==> run D <==
## datapath
module datapath(clk, rst, sw, seg0, seg1,seg2,seg3, mem_addr, mem_wdata, mem_we, mem_rdata);
clock: 9.3 ns
lec_check: 0
abc_area: 1
cap_margin: 25
cell_pad_in_sites_detail_placement: 1
cell_pad_in_sites_global_placement: 3
core_aspect_ratio: 1.12
core_margin: 2
core_utilization: 20
cts_cluster_diameter: 319
gpl_routability_driven: 0
gpl_timing_driven: 0
hold_slack_margin: 0.1
max_routing_layer: met5
min_routing_layer: met2
place_density: 0.37
slew_margin: 35
tns_end_percent: 20
run.sh (not shown) runs the stock make flow with config.mk's settings and CLKGATE_MAP_FILE=.
==> run Z (differences from run D) <==
==> flow/config.mk (replaced) <==
export PLATFORM = sky130hd
export DESIGN_NAME = datapath
export DESIGN_NICKNAME = datapath
export VERILOG_FILES = /design/flow/design.v
export SDC_FILE = /design/flow/constraint.sdc
export NUM_CORES = 4
export LEC_CHECK = 0
export CAP_MARGIN = 20
export CORE_MARGIN = 2
export CORE_UTILIZATION = 72
export CTS_CLUSTER_DIAMETER = 55
export MAX_ROUTING_LAYER = met4
export PLACE_DENSITY = 0.65
export SETUP_SLACK_MARGIN = 1.14
export SLEW_MARGIN = 20
==> run X (differences from run D) <==
==> flow/config.mk (replaced) <==
export PLATFORM = sky130hd
export DESIGN_NAME = datapath
export DESIGN_NICKNAME = datapath
export VERILOG_FILES = /design/flow/design.v
export SDC_FILE = /design/flow/constraint.sdc
export NUM_CORES = 4
export LEC_CHECK = 0
export CAP_MARGIN = 20
export CORE_MARGIN = 2
export CORE_UTILIZATION = 70
export PLACE_DENSITY_LB_ADDON = 0.01
export SETUP_SLACK_MARGIN = -0.45
export SLEW_MARGIN = 20
==> flow/constraint.sdc (replaced) <==
create_clock -name core_clock -period 8.63 [get_ports {clk}]
set_input_delay 1.7260 -clock core_clock [delete_from_list [all_inputs] [get_ports {clk}]]
set_output_delay 1.7260 -clock core_clock [all_outputs]
set_load 0.01 [all_outputs]
==> notes.md <==
Status on the layout run. Share of final layout cell area taken by non-clock buffers landed at 11.16%. Sequential elements use between 20 and 30% of the synthesized area. Across all setup checks in the final design, the least slack found is -548.1 ps. STA classifies the critical path startpoint as a flip-flop. Setup-violating endpoint count in the final report landed at 24.

Mean instance size in the synthesized netlist landed at 9.300 sq um. The layout checks failed on setup timing. Looking at the hold checks, the worst path lands on alu_inst.mul_accumulator.Q[12]$_DFFE_PP0P_. The run finished, with violations left.
The numbers above come from run X.

==> notes.md <==
Status on the layout run. Number of instances in the placed design landed at 6036. STA classifies the critical path startpoint as a flip-flop. Endpoints with negative setup slack in the final report add up to 0. Met3 usage landed at 52.65%. The average instance in the mapped netlist occupies roughly 7.6 sq um. Final worst setup slack landed at 139.3 ps. Sequential share of the synthesized area landed at 28.73%.

The endpoint of the worst hold path is reported as alu_inst.accumulator.Q[3]$_DFFE_PP0P_. The run finished with no timing, DRC or antenna violations.
The numbers above come from run D.

==> notes.md <==
Implementation results. The flow did not finish. It got as far as global routing and failed there. The tool reported: "[ERROR GRT-0232] Routing congestion too high. Check the congestion heatmap in the GUI". A synthesized cell averages 9.300 sq um.

Register bit count reported by yosys landed at approximately 340. The number of setup buffers added after CTS is 80. In the post-synthesis netlist, the biggest area contributors are dfrtp_1, fa_1, ha_1.
The numbers above come from run Z.


========
==> run a <==
Starting RTL as in the previous note.
export LEC_CHECK = 0
export ABC_AREA = 0
export CAP_MARGIN = 15
export CELL_PAD_IN_SITES_DETAIL_PLACEMENT = 2
export CORE_ASPECT_RATIO = 0.65
export CORE_MARGIN = 10
export CORE_UTILIZATION = 72
export CTS_CLUSTER_DIAMETER = 76
export CTS_CLUSTER_SIZE = 70
export MAX_ROUTING_LAYER = met5
export PLACE_DENSITY_LB_ADDON = 0.22
export SETUP_SLACK_MARGIN = -0.29
export SLEW_MARGIN = 10
create_clock -name core_clock -period 7.48 [get_ports {clk}]
==> run b (differences from run a) <==
Settings changed: ABC_AREA 0 to not set, CAP_MARGIN 15 to 20, CELL_PAD_IN_SITES_DETAIL_PLACEMENT 2 to not set, CORE_ASPECT_RATIO 0.65 to not set, CORE_MARGIN 10 to 4, CORE_UTILIZATION 72 to 40, CTS_CLUSTER_DIAMETER 76 to not set, CTS_CLUSTER_SIZE 70 to not set, MAX_ROUTING_LAYER met5 to not set, PLACE_DENSITY_LB_ADDON 0.22 to not set, SETUP_SLACK_MARGIN -0.29 to not set, SLEW_MARGIN 10 to 20.
==> flow/constraint.sdc (replaced) <==
create_clock -name core_clock -period 9.1 [get_ports {clk}]
set_input_delay 1.8200 -clock core_clock [delete_from_list [all_inputs] [get_ports {clk}]]
set_output_delay 1.8200 -clock core_clock [all_outputs]
set_load 0.01 [all_outputs]
==> run c (differences from run a) <==
Settings changed: ABC_AREA 0 to not set, CAP_MARGIN 15 to 20, CELL_PAD_IN_SITES_DETAIL_PLACEMENT 2 to not set, CORE_ASPECT_RATIO 0.65 to not set, CORE_MARGIN 10 to 2, CTS_CLUSTER_DIAMETER 76 to 348, CTS_CLUSTER_SIZE 70 to not set, MAX_ROUTING_LAYER met5 to met4, PLACE_DENSITY set to 0.66, PLACE_DENSITY_LB_ADDON 0.22 to not set, SETUP_SLACK_MARGIN -0.29 to 1.14, SLEW_MARGIN 10 to 20.
==> flow/constraint.sdc (replaced) <==
create_clock -name core_clock -period 9.3 [get_ports {clk}]
set_input_delay 1.8600 -clock core_clock [delete_from_list [all_inputs] [get_ports {clk}]]
set_output_delay 1.8600 -clock core_clock [all_outputs]
set_load 0.01 [all_outputs]
==> flow_summary.ini <==
; synthesis and place-and-route metrics
[floorplanning]
core_area_sq_um = 73200
chipArea_sq_um = 78500
fp.dieH_um = 280
fp_util = 0.405
total_number_of_placement_rows = 99

[outcome]
outcome = no timing/DRC/antenna violations

[placement]
placer_congestion = 0.988

[layout]
buffers = 414
[end of results for run b]
==> flow_summary.ini <==
; generated from flow reports
[outcome]
outcome = aborted with a tool error
flow.stopped_at = 3_5_place_dp
flow.first_error = Error: detail_place.tcl, 38 bad optional access

[floorplanning]
fp_util = 0.735
fp.dieH_um = 184
core_area_sq_um = 40300
chipArea_sq_um = 49800
total_number_of_placement_rows = 59

[synthesis]
netlist.top_cell.by_instances = nand2_1
synth_top_cell_by_area = dfrtp_1
synth.distinct_cells = 93
synth.net_count = 3587
ys_top_cells_by_area = dfrtp_1, fa_1, ha_1

[placement]
placer_congestion = 1.21
[end of results for run a]
==> flow_summary.ini <==
; generated from flow reports
[synthesis]
yosysWarningCount = 13
post_synth_edffs = 0

[floorplanning]
fp.dieH_um = 207
chipArea_sq_um = 42800
fp_util = 0.727
core_area_sq_um = 40700
total_number_of_placement_rows = 74

[clock_tree]
postCtsSetupBuffers = 90
numCtsBuffers = 39

[outcome]
outcome = aborted with a tool error
flow.stopped_at = 5_1_grt
flow.first_error = [ERROR GRT-0232] Routing congestion too high. Check the congestion heatmap in the GUI.

[placement]
placer_congestion = 1.08
dp.cells = 3818

[global_routing]
groute.layer.met3.usage = 0.575
[end of results for run c]
